==> juniper <==
// ml_demodulator
module ml_demodulator(
    i_clk,
    i_reset,
    i_trig,
    i_y_hat,
    i_r,
    i_rd_rdy,
    o_rd_vld,
    o_llr,
    o_hard_bit
);
clock: 7.51 ns
lec_check: 0
cap_margin: 15
core_margin: 2
core_utilization: 72
cts_cluster_diameter: 192
cts_cluster_size: 96
place_density: 0.6
slew_margin: 20
tns_end_percent: 5
run.sh (not shown) runs the stock make flow with config.mk's settings and CLKGATE_MAP_FILE=.
==> inputs of violet, as changes to juniper <==
Settings changed: CAP_MARGIN 15 to 20, CORE_UTILIZATION 72 to 70, CTS_CLUSTER_DIAMETER 192 to not set, CTS_CLUSTER_SIZE 96 to not set, PLACE_DENSITY 0.6 to not set, SETUP_SLACK_MARGIN set to -0.54, TNS_END_PERCENT 5 to not set.
==> flow/constraint.sdc (replaced) <==
create_clock -name core_clock -period 9.44 [get_ports {i_clk}]
set_input_delay 1.8880 -clock core_clock [delete_from_list [all_inputs] [get_ports {i_clk}]]
set_output_delay 1.8880 -clock core_clock [all_outputs]
set_load 0.01 [all_outputs]
==> qor summary <==
Chip Width: violet 305.4 microns; juniper 301.2 microns
Post-placement worst setup slack: violet -0.6944 ns; juniper -2.422 ns
Post-DP HPWL: violet 159,900 microns; juniper 188,900 microns
Area post-placement: violet 70,350 sq um; juniper 77,600 sq um
H-Tree Level Count: violet 3; juniper 1
Portion of the post-synthesis area used by sequential elements: violet 0.2139; juniper 0.2139
Num rows: violet 110; juniper 109
Result of the run: violet finished with violations; juniper did not finish
Failing step: violet -; juniper global routing
Violated checks: violet negative setup slack; juniper -
# Cells Yosys: violet 7,066; juniper 7,066
Die area: violet 93,280 sq um; juniper 90,730 sq um
Placed instance count: violet 8,755; juniper 9,653
Core Box Area: violet 90,010 sq um; juniper 87,970 sq um
Num CTS Buffers: violet 66; juniper 12
Floorplan Utilization: violet 0.7066; juniper 0.7230
Number of instances resized during post-cts repair: violet 10; juniper 331
Gp weighted congestion: violet 1.018; juniper 1.047
Number of buffers inserted to repair setup after CTS: violet 8; juniper 81
Top Ports: violet 494; juniper 494
Height of the die: violet 305.4 microns; juniper 301.2 microns
Area share of fa/ha/maj cells after synthesis: violet 0.2406; juniper 0.2406
Netlist Area Pre-Place: violet 63,600 sq um; juniper 63,600 sq um

---

==> inputs of trial 31 <==
Starting RTL as in the previous note.
==> flow/design.v (excerpt) <==
module ml_demodulator(
    i_clk,
    i_reset,
    i_trig,
    i_y_hat,
    i_r,
    i_rd_rdy,
    o_rd_vld,
    o_llr,
    o_hard_bit
);
clock: 5.65 ns
lec_check: 0
cap_margin: 15
core_aspect_ratio: 0.5
core_margin: 2
core_utilization: 72
cts_cluster_diameter: 334
cts_cluster_size: 99
hold_slack_margin: -0.07
place_density: 0.4
setup_slack_margin: -0.33
slew_margin: 20
tns_end_percent: 5
==> inputs of trial 76, as changes to trial 31 <==
==> flow/config.mk (replaced) <==
export PLATFORM = sky130hd
export DESIGN_NAME = ml_demodulator
export DESIGN_NICKNAME = ml_demodulator
export VERILOG_FILES = /design/flow/design.v
export SDC_FILE = /design/flow/constraint.sdc
export NUM_CORES = 4
export LEC_CHECK = 0
export CAP_MARGIN = 20
export CORE_MARGIN = 2
export CORE_UTILIZATION = 58
export PLACE_DENSITY = 0.6
export SLEW_MARGIN = 20
==> flow/constraint.sdc (replaced) <==
create_clock -name core_clock -period 8.89 [get_ports {i_clk}]
set_input_delay 1.7780 -clock core_clock [delete_from_list [all_inputs] [get_ports {i_clk}]]
set_output_delay 1.7780 -clock core_clock [all_outputs]
set_load 0.01 [all_outputs]
==> inputs of build 45, as changes to trial 31 <==
==> flow/config.mk (replaced) <==
export PLATFORM = sky130hd
export DESIGN_NAME = ml_demodulator
export DESIGN_NICKNAME = ml_demodulator
export VERILOG_FILES = /design/flow/design.v
export SDC_FILE = /design/flow/constraint.sdc
export NUM_CORES = 4
export LEC_CHECK = 0
export CAP_MARGIN = 20
export CORE_MARGIN = 2
export CORE_UTILIZATION = 72
export CTS_CLUSTER_DIAMETER = 318
export CTS_CLUSTER_SIZE = 37
export PLACE_DENSITY = 0.35
export SETUP_SLACK_MARGIN = 1.3
export SLEW_MARGIN = 20
==> flow/constraint.sdc (replaced) <==
create_clock -name core_clock -period 4.47 [get_ports {i_clk}]
set_input_delay 0.8940 -clock core_clock [delete_from_list [all_inputs] [get_ports {i_clk}]]
set_output_delay 0.8940 -clock core_clock [all_outputs]
set_load 0.01 [all_outputs]
==> qor summary <==
Deepest level of the CTS H-tree: trial 31 1; build 45 1; trial 76 3
Die extent in x: trial 31 424.3 um; build 45 301.2 um; trial 76 335.1 um
Worst setup timing slack at the placement stage: trial 31 -4527 ps; build 45 -5515 ps; trial 76 -1022 ps
Effective utilization at floorplan: trial 31 0.7231; build 45 0.7230; trial 76 0.5843
Resized cells post-CTS: trial 31 355; build 45 491; trial 76 213
Site Rows: trial 31 77; build 45 109; trial 76 121
Yosys chip area: trial 31 63,600 sq um; build 45 63,600 sq um; trial 76 63,600 sq um
Instance area at placement: trial 31 80,080 sq um; build 45 80,910 sq um; trial 76 73,510 sq um
Clock tree root buffer cell: trial 31 clkbuf_16; build 45 clkbuf_16; trial 76 clkbuf_16
Post-Synthesis Cells: trial 31 7,066; build 45 7,066; trial 76 7,066
Sink count of the clock tree: trial 31 541; build 45 541; trial 76 541
HPWL after DPL: trial 31 198,400 um; build 45 208,000 um; trial 76 166,500 um
Final weighted congestion in routability-driven placement: trial 31 1.175; build 45 1.063; trial 76 0.9934
Yosys top cell area share: trial 31 0.1916; build 45 0.1916; trial 76 0.1916
Run status: trial 31 stopped before the end; build 45 stopped before the end; trial 76 failed layout checks
Stage where the flow stopped: trial 31 global routing; build 45 global routing; trial 76 -
Violated checks: trial 31 -; build 45 -; trial 76 setup timing
Core Box Area: trial 31 87,960 sq um; build 45 87,970 sq um; trial 76 108,900 sq um
Ys cells: trial 31 7,066; build 45 7,066; trial 76 7,066
Largest area contributor in the synthesized netlist: trial 31 dfrtp_1; build 45 dfrtp_1; trial 76 dfrtp_1
Number of buffers added by the clock tree synthesis step: trial 31 9; build 45 18; trial 76 68
DIE HEIGHT: trial 31 214.2 um; build 45 301.2 um; trial 76 335.1 um
Number of setup buffers added after CTS: trial 31 76; build 45 95; trial 76 45
Adder-Cell Fraction of Synth Area: trial 31 0.2406; build 45 0.2406; trial 76 0.2406
Number of placed instances, taps included: trial 31 9,990; build 45 10,070; trial 76 9,288
Netlist area before placement: trial 31 63,600 sq um; build 45 63,600 sq um; trial 76 63,600 sq um
Chip Area: trial 31 90,870 sq um; build 45 90,730 sq um; trial 76 112,300 sq um
Mux share: trial 31 0.07100; build 45 0.07100; trial 76 0.07100

---

==> inputs of run a <==
Starting RTL as in the previous note.
clock: 8.51 ns
lec_check: 0
cap_margin: 20
core_margin: 2
core_utilization: 70
cts_cluster_size: 41
hold_slack_margin: -0.1
setup_slack_margin: -0.54
slew_margin: 20
==> run b (differences from run a) <==
Settings changed: CORE_UTILIZATION 70 to 72, HOLD_SLACK_MARGIN -0.1 to -0.08, SETUP_SLACK_MARGIN -0.54 to 2.77.
==> flow/constraint.sdc (replaced) <==
create_clock -name core_clock -period 9.44 [get_ports {i_clk}]
set_input_delay 1.8880 -clock core_clock [delete_from_list [all_inputs] [get_ports {i_clk}]]
set_output_delay 1.8880 -clock core_clock [all_outputs]
set_load 0.01 [all_outputs]
==> run c (differences from run a) <==
Settings changed: CORE_UTILIZATION 70 to 64, CTS_CLUSTER_SIZE 41 to not set, HOLD_SLACK_MARGIN -0.1 to not set, SETUP_SLACK_MARGIN -0.54 to not set.
==> flow/constraint.sdc (replaced) <==
create_clock -name core_clock -period 4.57 [get_ports {i_clk}]
set_input_delay 0.9140 -clock core_clock [delete_from_list [all_inputs] [get_ports {i_clk}]]
set_output_delay 0.9140 -clock core_clock [all_outputs]
set_load 0.01 [all_outputs]
==> run d (differences from run a) <==
Settings changed: CAP_MARGIN 20 to 15, CORE_UTILIZATION 70 to 72, CTS_CLUSTER_DIAMETER set to 192, CTS_CLUSTER_SIZE 41 to 96, HOLD_SLACK_MARGIN -0.1 to not set, PLACE_DENSITY set to 0.6, SETUP_SLACK_MARGIN -0.54 to not set, TNS_END_PERCENT set to 5.
==> flow/constraint.sdc (replaced) <==
create_clock -name core_clock -period 7.52 [get_ports {i_clk}]
set_input_delay 1.5040 -clock core_clock [delete_from_list [all_inputs] [get_ports {i_clk}]]
set_output_delay 1.5040 -clock core_clock [all_outputs]
set_load 0.01 [all_outputs]
==> notes <==
- Run d aborted during global routing (5_1_grt) (ODB-0269). Run c ended with an error in global routing (5_1_grt). Run b reached the layout checks and failed them: setup timing. Run a completed and failed the layout checks on capacitance limit, slew limit, setup timing.
- Synthesized cell count is the same in run c and run d.
- In run a the setup slack is lower than in run b, by 1.9 ns.
- Hold slack: run b is worse than run a (0.0034 ns).
- Between run a and run b, the lower cell count is in run b (gap about 7%, measured against run b).
- Against run a, the critical path depth of run b is higher by 3.
- Die area: run c is larger than run b (about 12%).
- In area after synthesis, run c and run a do not differ.
- Utilization: run b is lower than run a (1.5 points).
- Against run b, the non-clock buffer count of run a is higher by 646.

---

==> inputs of 05-23 <==
ml_demodulator again, from the RTL that the note above started with.
==> flow/config.mk <==
export PLATFORM = sky130hd
export DESIGN_NAME = ml_demodulator
export DESIGN_NICKNAME = ml_demodulator
export VERILOG_FILES = /design/flow/design.v
export SDC_FILE = /design/flow/constraint.sdc
export NUM_CORES = 4
export LEC_CHECK = 0
export CAP_MARGIN = 20
export CORE_MARGIN = 2
export CORE_UTILIZATION = 70
export CTS_CLUSTER_DIAMETER = 318
export CTS_CLUSTER_SIZE = 37
export SETUP_SLACK_MARGIN = 1.3
export SLEW_MARGIN = 20
==> flow/constraint.sdc <==
create_clock -name core_clock -period 4.47 [get_ports {i_clk}]
set_input_delay 0.8940 -clock core_clock [delete_from_list [all_inputs] [get_ports {i_clk}]]
set_output_delay 0.8940 -clock core_clock [all_outputs]
set_load 0.01 [all_outputs]
==> 12-11: changes against 05-23 <==
Settings changed: CORE_UTILIZATION 70 to 66, CTS_CLUSTER_DIAMETER 318 to 95, CTS_CLUSTER_SIZE 37 to not set, MAX_ROUTING_LAYER set to met4, PLACE_DENSITY set to 0.6, SETUP_SLACK_MARGIN 1.3 to not set.
==> flow/constraint.sdc (replaced) <==
create_clock -name core_clock -period 8.9 [get_ports {i_clk}]
set_input_delay 1.7800 -clock core_clock [delete_from_list [all_inputs] [get_ports {i_clk}]]
set_output_delay 1.7800 -clock core_clock [all_outputs]
set_load 0.01 [all_outputs]
==> qor.yml <==
floorplanning:
  rows: 110
  dieWidth_um: 305
placed_design:
  gp_congestion: 1.06
status:
  outcome: "aborted with a tool error"
  error: "[ERROR GRT-0232] Routing congestion too high. Check the congestion heatmap in the GUI."
  haltStage: "global routing"
clock_tree:
  cts_max_level: 1
grt:
  overflow: 90
Source of the figures above: 05-23

==> qor.yml <==
grt:
  overflow: 0
final_timing:
  worst_slack_ns: -0.969
  setup_violations: 67
status:
  outcome: "complete, but fails checks"
  so_faults: "negative setup slack"
Source of the figures above: 12-11

